Design GameModeEazy, start of the top module:
module GameModeEazy(
input wire clk,
input wire rst,
input wire load,
input wire [63:0] load_board,
input wire [3:0]btn,
input wire [3:0]mode,
output wire [63:0] num,
output wire [15:0] judge
    );
reg [63:0] num_reg; 
reg [63:0] num_reg_last;
reg [3:0]position_reg;
reg [1:0]count;
assign num = num_reg;
judge m0(.num(num),.judge(judge));
always @ (posedge clk)
if (rst) begin
	num_reg = 64'b0001000000000000000000000000000000000000000000000000000000010000;
	count = 2'b00;
end
else if (load) begin
	num_reg = load_board;
end
else if (mode==4'b0011) begin
	if (count==2'b11) count=2'b00; else count=count+1'b1;
	num_reg_last=num_reg;
		if (btn[0]==1)
		begin		
			if (num_reg[3:0]==4'b0000)
				begin
					num_reg[3:0]=num_reg[19:16];
					num_reg[19:16]=4'b0000;
				end
			if (num_reg[7:4]==4'b0000)
				begin
					num_reg[7:4]=num_reg[23:20];
					num_reg[23:20]=4'b0000;
				end	
			if (num_reg[11:8]==4'b0000)
				begin
					num_reg[11:8]=num_reg[27:24];
					num_reg[27:24]=4'b0000;
				end	
			if (num_reg[15:12]==4'b0000)
				begin
					num_reg[15:12]=num_reg[31:28];
					num_reg[31:28]=4'b0000;
				end	
			if (num_reg[19:16]==4'b0000)
				begin
					num_reg[19:16]=num_reg[35:32];
					num_reg[35:32]=4'b0000;
				end
			if (num_reg[23:20]==4'b0000)
				begin
					num_reg[23:20]=num_reg[39:36];
					num_reg[39:36]=4'b0000;
				end	
			if (num_reg[27:24]==4'b0000)
				begin
					num_reg[27:24]=num_reg[43:40];
					num_reg[43:40]=4'b0000;
				end	
			if (num_reg[31:28]==4'b0000)
				begin
					num_reg[31:28]=num_reg[47:44];
					num_reg[47:44]=4'b0000;
				end	
			if (num_reg[3:0]==4'b0000)
				begin
					num_reg[3:0]=num_reg[19:16];
					num_reg[19:16]=4'b0000;
				end
			if (num_reg[7:4]==4'b0000)
				begin
					num_reg[7:4]=num_reg[23:20];
					num_reg[23:20]=4'b0000;
				end	
			if (num_reg[11:8]==4'b0000)
				begin
					num_reg[11:8]=num_reg[27:24];
					num_reg[27:24]=4'b0000;
				end	
			if (num_reg[15:12]==4'b0000)
				begin
					num_reg[15:12]=num_reg[31:28];
					num_reg[31:28]=4'b0000;
				end	
			if (num_reg[35:32]==4'b0000)
				begin
					num_reg[35:32]=num_reg[51:48];
					num_reg[51:48]=4'b0000;
				end
			if (num_reg[39:36]==4'b0000)
				begin
					num_reg[39:36]=num_reg[55:52];
					num_reg[55:52]=4'b0000;
  ...
Size: ~6800 cells after synthesis, about 160 I/O pins.
clock: 13.4 ns
lec_check: 0
cap_margin: 20
core_margin: 2
core_utilization: 72
cts_cluster_size: 91
gpl_routability_driven: 1
place_density_lb_addon: 0.22
setup_slack_margin: 3.15
slew_margin: 20
run.sh (not shown) runs the stock make flow with config.mk's settings and CLKGATE_MAP_FILE=.
The starting point died in detailed placement (3_5_place_dp) (DPL-0038).
Edit:
--- a/flow/config.mk
+++ b/flow/config.mk
@@ -8,8 +8,5 @@
 export CAP_MARGIN = 20
 export CORE_MARGIN = 2
-export CORE_UTILIZATION = 72
-export CTS_CLUSTER_SIZE = 91
+export CORE_UTILIZATION = 30
 export GPL_ROUTABILITY_DRIVEN = 1
-export PLACE_DENSITY_LB_ADDON = 0.22
-export SETUP_SLACK_MARGIN = 3.15
 export SLEW_MARGIN = 20
==> flow/constraint.sdc (replaced) <==
create_clock -name core_clock -period 28.0 [get_ports {clk}]
set_input_delay 5.6000 -clock core_clock [delete_from_list [all_inputs] [get_ports {clk}]]
set_output_delay 5.6000 -clock core_clock [all_outputs]
set_load 0.01 [all_outputs]
Now the flow finished clean.
Die area rose by 140%.
Synthesized cell count is unchanged.
Area after synthesis does not change.
Edit:
--- a/flow/config.mk
+++ b/flow/config.mk
@@ -6,7 +6,11 @@
 export NUM_CORES = 4
 export LEC_CHECK = 0
+export ABC_AREA = 0
 export CAP_MARGIN = 20
 export CORE_MARGIN = 2
-export CORE_UTILIZATION = 30
-export GPL_ROUTABILITY_DRIVEN = 1
+export CORE_UTILIZATION = 27
+export CTS_CLUSTER_DIAMETER = 322
+export CTS_CLUSTER_SIZE = 100
+export HOLD_SLACK_MARGIN = 0.27
 export SLEW_MARGIN = 20
+export TNS_END_PERCENT = 5
Effect: First-iteration DRC count is lower by 2.2%. Routed wire length decreases by 1.2%. Cell count came out higher by 0.79%. Area after synthesis stays the same. Design area fell by 1.1%. Sequential share of layout area hardly moves.

* * *

Starting RTL as in the previous note.
==> flow/config.mk <==
export PLATFORM = sky130hd
export DESIGN_NAME = GameModeEazy
export DESIGN_NICKNAME = GameModeEazy
export VERILOG_FILES = /design/flow/design.v
export SDC_FILE = /design/flow/constraint.sdc
export NUM_CORES = 4
export LEC_CHECK = 0
export ABC_AREA = 0
export CAP_MARGIN = 20
export CELL_PAD_IN_SITES_GLOBAL_PLACEMENT = 3
export CORE_MARGIN = 2
export CORE_UTILIZATION = 41
export CTS_CLUSTER_DIAMETER = 45
export CTS_CLUSTER_SIZE = 70
export GPL_ROUTABILITY_DRIVEN = 0
export HOLD_SLACK_MARGIN = -0.01
export SETUP_SLACK_MARGIN = 5.0
export SLEW_MARGIN = 20
==> flow/constraint.sdc <==
create_clock -name core_clock -period 48.8 [get_ports {clk}]
set_input_delay 9.7600 -clock core_clock [delete_from_list [all_inputs] [get_ports {clk}]]
set_output_delay 9.7600 -clock core_clock [all_outputs]
set_load 0.01 [all_outputs]
Edit:
==> flow/config.mk (replaced) <==
export PLATFORM = sky130hd
export DESIGN_NAME = GameModeEazy
export DESIGN_NICKNAME = GameModeEazy
export VERILOG_FILES = /design/flow/design.v
export SDC_FILE = /design/flow/constraint.sdc
export NUM_CORES = 4
export LEC_CHECK = 0
export CAP_MARGIN = 20
export CORE_MARGIN = 2
export CORE_UTILIZATION = 27
export HOLD_SLACK_MARGIN = -0.09
export SLEW_MARGIN = 20
==> flow/constraint.sdc (replaced) <==
create_clock -name core_clock -period 28.0 [get_ports {clk}]
set_input_delay 5.6000 -clock core_clock [delete_from_list [all_inputs] [get_ports {clk}]]
set_output_delay 5.6000 -clock core_clock [all_outputs]
set_load 0.01 [all_outputs]
Synthesized area does not change.
Hold slack improves by 0.0039 ns.
Routed wire length climbs by 6.6%.
Clock skew drops by 0.0031 ns.
Die size climbs by 51%.
Clock-buffer cell count does not change.
Flip-flop count is unchanged.
Setup slack degrades by 11 ns.

* * *

Setup of job 6421:
GameModeEazy again, from the RTL that the note above started with.
==> flow/config.mk <==
export PLATFORM = sky130hd
export DESIGN_NAME = GameModeEazy
export DESIGN_NICKNAME = GameModeEazy
export VERILOG_FILES = /design/flow/design.v
export SDC_FILE = /design/flow/constraint.sdc
export NUM_CORES = 4
export LEC_CHECK = 0
export ABC_AREA = 1
export CAP_MARGIN = 25
export CORE_MARGIN = 2
export CORE_UTILIZATION = 30
export CTS_CLUSTER_DIAMETER = 221
export GPL_ROUTABILITY_DRIVEN = 0
export GPL_TIMING_DRIVEN = 0
export SETUP_SLACK_MARGIN = 5.0
export SLEW_MARGIN = 20
==> flow/constraint.sdc <==
create_clock -name core_clock -period 45.2 [get_ports {clk}]
set_input_delay 9.0400 -clock core_clock [delete_from_list [all_inputs] [get_ports {clk}]]
set_output_delay 9.0400 -clock core_clock [all_outputs]
set_load 0.01 [all_outputs]
Job 6421 ended with every stage complete and zero timing, DRC or antenna violations.
Inputs modified between job 6421 and job 1781:
- a deleted GPL_TIMING_DRIVEN that had been 0
- a change of GPL_ROUTABILITY_DRIVEN from 0 to 1
- a change of CAP_MARGIN from 25 to 20
- a deleted ABC_AREA that had been 1
- a deleted SETUP_SLACK_MARGIN that had been 5.0
- a deleted CTS_CLUSTER_DIAMETER that had been 221
- a change of the clock period (ns, I/O delays scaled along) from 45.2 to 27.6
## What came out
Job 6421 finished all stages; the layout is clean. Job 1781 ended with every stage complete and zero timing, DRC or antenna violations. Job 1781 vs. job 6421: xor and xnor area share after synthesis increased by 2.3 points relative to the old numbers, buffer count excluding the clock tree in the final layout increased by about 240% relative to the old numbers, share of final layout cell area taken by clock buffers and inverters closely matched the old numbers, critical path depth in cells decreased by 26% relative to the old numbers. When job 1781 is measured against job 6421, its number of logic gates turns out 194 higher. Post-route non-filler standard cell count of job 1781 exceeds that of job 6421 by a little under 10%. Summary of the comparison: relative area of non-clock buffer cells in the final design is higher in job 1781, relative to job 6421.
Relative to job 1781, the following input files were edited for job 6299:
- swapping 30 for 50 in CORE_UTILIZATION
- putting ABC_AREA at 1 where nothing was set
- putting TNS_END_PERCENT at 15 where nothing was set
- swapping 27.6 for 16.5 in the clock period (ns, I/O delays scaled along)
Results
To summarise job 6299: no stage aborted, but the layout did not pass its checks, failing on negative setup slack.
Per the comparison of job 6299 with job 1781, met1 track utilization from global routing shows an increase of 5.1 points; worst hold slack shows a reduction of 0.014 ns; wire length shows a reduction of 36%.
The count of vias placed by the detailed router of job 6299 is lower than that of job 1781.
A start point of the critical path of num_reg[19] is what job 6299 shows, while btn[3] belongs to job 1781.
Die footprint on job 6299 is ahead of job 1781.
Input changes introduced in job 159 (baseline for comparison: job 6299):
- PLACE_DENSITY newly set to 0.35
- CORE_UTILIZATION changed from 50 to 71
- CTS_CLUSTER_DIAMETER newly set to 351
- CTS_CLUSTER_SIZE newly set to 97
- the clock period (ns, I/O delays scaled along) changed from 16.5 to 20.5
==> comparison <==
As the logs show, job 159 stopped at global routing (5_1_grt) after a tool error, so it never reached the end of the flow. Relative to job 6299, floorplan die height decreased by about 16% in job 159. Diff job 159..job 6299 | mean instance size in the synthesized netlist | unchanged. Async set or reset register ratio after synthesis came out exactly the same in job 6299 and job 159. Re number of setup buffers added after CTS: job 159 is 42 down on job 6299. Job 159 — estimated wirelength of the detail-placed design about 22% lower, job 6299 as reference. In the metrics for job 6299 and job 159, the one carrying the higher die extent in x is job 6299.
diff inputs: job 159 => job 9758
- clearing TNS_END_PERCENT, which used to be 15
- clearing CTS_CLUSTER_SIZE, which used to be 97
- clearing ABC_AREA, which used to be 1
- swapping 71 for 28 in CORE_UTILIZATION
- clearing PLACE_DENSITY, which used to be 0.35
- clearing CTS_CLUSTER_DIAMETER, which used to be 351
- swapping 20.5 for 33.1 in the clock period (ns, I/O delays scaled along)
==> comparison <==
- Job 9758 vs job 159: number of cells in Yosys stat down slightly
- Row count of standard-cell rows: job 9758 higher / job 159 lower
- Job 9758 vs job 159 on height of the chip: job 9758 is the higher one.
- Both conditions hold for job 9758: the flow ran to the end and the final layout passed the timing, DRC and antenna checks.
- Yosys chip area (job 9758 vs. job 159) increases by more than 10%
Setup changes, job 9758 to job 1191
- a change of CORE_UTILIZATION from 28 to 41
- a change of the clock period (ns, I/O delays scaled along) from 33.1 to 27.6
Notes after the runs:
- Against job 9758, job 1191 reports a fraction of met2 tracks used by global routing that is higher.
- [compare] base=job 9758 new=job 1191: cell area increased about 4%; via-per-instance ratio went up by 7.2%.
- Between job 9758 and job 1191, the sequential cell area is higher for job 1191.
- Reported for job 9758 and job 1191, post-detailed-route count of antenna-violating nets turned out identical to the last digit.
- The wire length of job 1191 is lower than that of job 9758.

* * *

## job 101
Starting RTL as in the previous note.
clock: 21.9 ns
lec_check: 0
abc_area: 1
cap_margin: 20
cell_pad_in_sites_global_placement: 3
core_margin: 6
core_utilization: 46
cts_cluster_diameter: 105
cts_cluster_size: 53
gpl_routability_driven: 1
gpl_timing_driven: 0
max_routing_layer: met4
place_density_lb_addon: 0.14
setup_slack_margin: 5.0
slew_margin: 20
Job 101 never completed; the flow aborted with a tool error in 3_1_place_gp_skip_io.
Input changes introduced in job 102 (baseline for comparison: job 101):
- SETUP_SLACK_MARGIN no longer set, was 5.0
- ABC_AREA no longer set, was 1
- CTS_CLUSTER_SIZE no longer set, was 53
- MAX_ROUTING_LAYER no longer set, was met4
- GPL_TIMING_DRIVEN no longer set, was 0
- CELL_PAD_IN_SITES_GLOBAL_PLACEMENT no longer set, was 3
- CORE_UTILIZATION now 51, was 46
- CORE_MARGIN now 2, was 6
- CTS_CLUSTER_DIAMETER no longer set, was 105
- PLACE_DENSITY_LB_ADDON no longer set, was 0.14
- the clock period (ns, I/O delays scaled along) now 21.3, was 21.9
## What came out
- | die boundary height | lower: job 101 |
- Simple logic cell fraction of the synthesized area was higher in the run labelled job 101.
- Job 101 is listed as incomplete: the tool reported an error in 3_1_place_gp_skip_io and the run ended there.
- Seen in the log of job 102: GRT-0232 during 5_1_grt, after which the run never completed.
- Comparing net count entering floorplan for job 101 and job 102, the bigger number came from job 101.

* * *

Starting RTL as in the previous note.
clock: 24.0 ns
lec_check: 0
cap_margin: 0
core_margin: 2
core_utilization: 71
cts_cluster_diameter: 136
cts_cluster_size: 24
max_routing_layer: met4
setup_slack_margin: 3.32
slew_margin: 20
The first run ended with an error in global routing.
Change:
- CAP_MARGIN: 0 -> 20
- CORE_UTILIZATION: 71 -> 58
- CTS_CLUSTER_DIAMETER: 136 -> unset
- CTS_CLUSTER_SIZE: 24 -> unset
- GPL_ROUTABILITY_DRIVEN: unset -> 1
- MAX_ROUTING_LAYER: met4 -> unset
- SETUP_SLACK_MARGIN: 3.32 -> unset
- clock period: 24.0 -> 21.9 ns (I/O delays scaled with it)
Effect: The changed run never finished: it broke off in global routing on GRT-0116; synthesized cell count is unchanged; area after synthesis does not change; die size came out higher by 22%.
Change:
- TNS_END_PERCENT: unset -> 5
- clock period: 21.9 -> 22.9 ns (I/O delays scaled with it)
Result: The changed run never finished: it broke off in global routing. Die size is unchanged. Synthesized area is unchanged. Synthesized cell count stays the same.
Change:
- CORE_UTILIZATION: 58 -> 59
- GPL_ROUTABILITY_DRIVEN: 1 -> unset
- TNS_END_PERCENT: 5 -> unset
- clock period: 22.9 -> 21.9 ns (I/O delays scaled with it)
=>
- The new run died in global routing
- synthesized area stays the same
- die area decreases slightly
- synthesized cell count stays the same

* * *

run 1:
Starting RTL as in the previous note.
Settings: LEC_CHECK=0, ABC_AREA=1, CAP_MARGIN=25, CELL_PAD_IN_SITES_DETAIL_PLACEMENT=1, CORE_ASPECT_RATIO=1.53, CORE_MARGIN=2, CORE_UTILIZATION=30, CTS_CLUSTER_DIAMETER=221, GPL_ROUTABILITY_DRIVEN=0, GPL_TIMING_DRIVEN=1, HOLD_SLACK_MARGIN=0.11, MAX_ROUTING_LAYER=met4, PLACE_DENSITY_LB_ADDON=0.09, SETUP_SLACK_MARGIN=5.0, SLEW_MARGIN=40; clock period 23.9 ns.
Per the final summary, run 1 finished and its layout is clean on timing, DRC and antenna.
Here is what was changed in the inputs of run 2 compared with run 1.
Settings: CELL_PAD_IN_SITES_DETAIL_PLACEMENT no longer set, was 1; SLEW_MARGIN now 20, was 40; HOLD_SLACK_MARGIN no longer set, was 0.11; GPL_TIMING_DRIVEN no longer set, was 1; CORE_ASPECT_RATIO no longer set, was 1.53; PLACE_DENSITY_LB_ADDON no longer set, was 0.09; SETUP_SLACK_MARGIN now 3.32, was 5.0; ABC_AREA no longer set, was 1; CTS_CLUSTER_DIAMETER now 136, was 221; CORE_UTILIZATION now 71, was 30; CAP_MARGIN now 40, was 25; CTS_CLUSTER_SIZE now 24, previously not set; GPL_ROUTABILITY_DRIVEN no longer set, was 0.
## What came out
- The log for run 2 ends in 5_1_grt with error GRT-0116, so the run never completed.
- As far as number of buffers created by CTS goes, run 1 and run 2 are indistinguishable; the numbers are identical.
- Yosys stat chip area (run 2 over run 1): increase, about 24%
- Relative to run 1, register area share after synthesis has gone down in run 2.
- Run 2 vs run 1: distinct cell type count of the synthesized netlist up
- Run 2 — cell count listed in synth_stat.txt 1.2% lower, run 1 as reference
- Worst setup slack after placement for run 2: 2020 ps down relative to run 1
- Run 2 vs run 1 on netlist area before placement: run 2 is the higher one.
Input changes introduced in run 3 (baseline for comparison: run 2):
Settings: swapping 40 for 20 in CAP_MARGIN; clearing CTS_CLUSTER_SIZE, which used to be 24; clearing CTS_CLUSTER_DIAMETER, which used to be 136; swapping 71 for 58 in CORE_UTILIZATION; clearing MAX_ROUTING_LAYER, which used to be met4; swapping 23.9 for 18.1 in the clock period (ns, I/O delays scaled along).
Notes after the runs:
From run 2 to run 3 the numbers moved as follows: chip area line of the yosys report flat; HPWL reported at the end of detailed placement up about 18%. Going from run 2 to run 3, cell area reported after detailed placement rose by about 25%; number of buffers inserted to repair setup after CTS fell by 9.2%. Across run 2 and run 3, no clean finish was achieved. No final results exist for run 3, since it was stopped by error GRT-0116 during 5_1_grt. Delta (run 3 minus run 2): worst setup slack after placement moved down; maximum clock insertion buffer count shows no meaningful change. Floorplan-stage core utilization (lower): run 3. When the final numbers for run 3 and run 2 were put side by side, the die area turned out to be greater in run 3.
[inputs] run 4 vs run 3
Settings: SETUP_SLACK_MARGIN removed (was 3.32); CORE_UTILIZATION changed from 58 to 45; GPL_ROUTABILITY_DRIVEN newly set to 1; the clock period (ns, I/O delays scaled along) changed from 18.1 to 22.0.
Results
- Among run 3 and run 4, the run that stopped before the end is run 3, and it is the only one.
- Run 3 terminated abnormally: 5_1_grt reported GRT-0116.
- Standard cell area after detailed placement in run 4 is 360 sq um above run 3.
- Summary of run 4 over run 3: placed cell count went up 2.3%, floorplan core area higher, chip height rose 13%, row count saw an increase.
- Of run 3 and run 4, run 4 shows the higher horizontal die dimension, with run 3 below it.
- As far as chip area from the yosys synthesis statistics goes, run 3 and run 4 are indistinguishable; the numbers are identical.
- From run 4 to run 3, synthesized cell count did not move at all.
- Delta (run 4 minus run 3): die size rose by about 30%; post-CTS repair timing setup buffer count fell by 29.
- Comparing run 3 against run 4, there is no change at all in count of hold buffers inserted by post-cts repair.
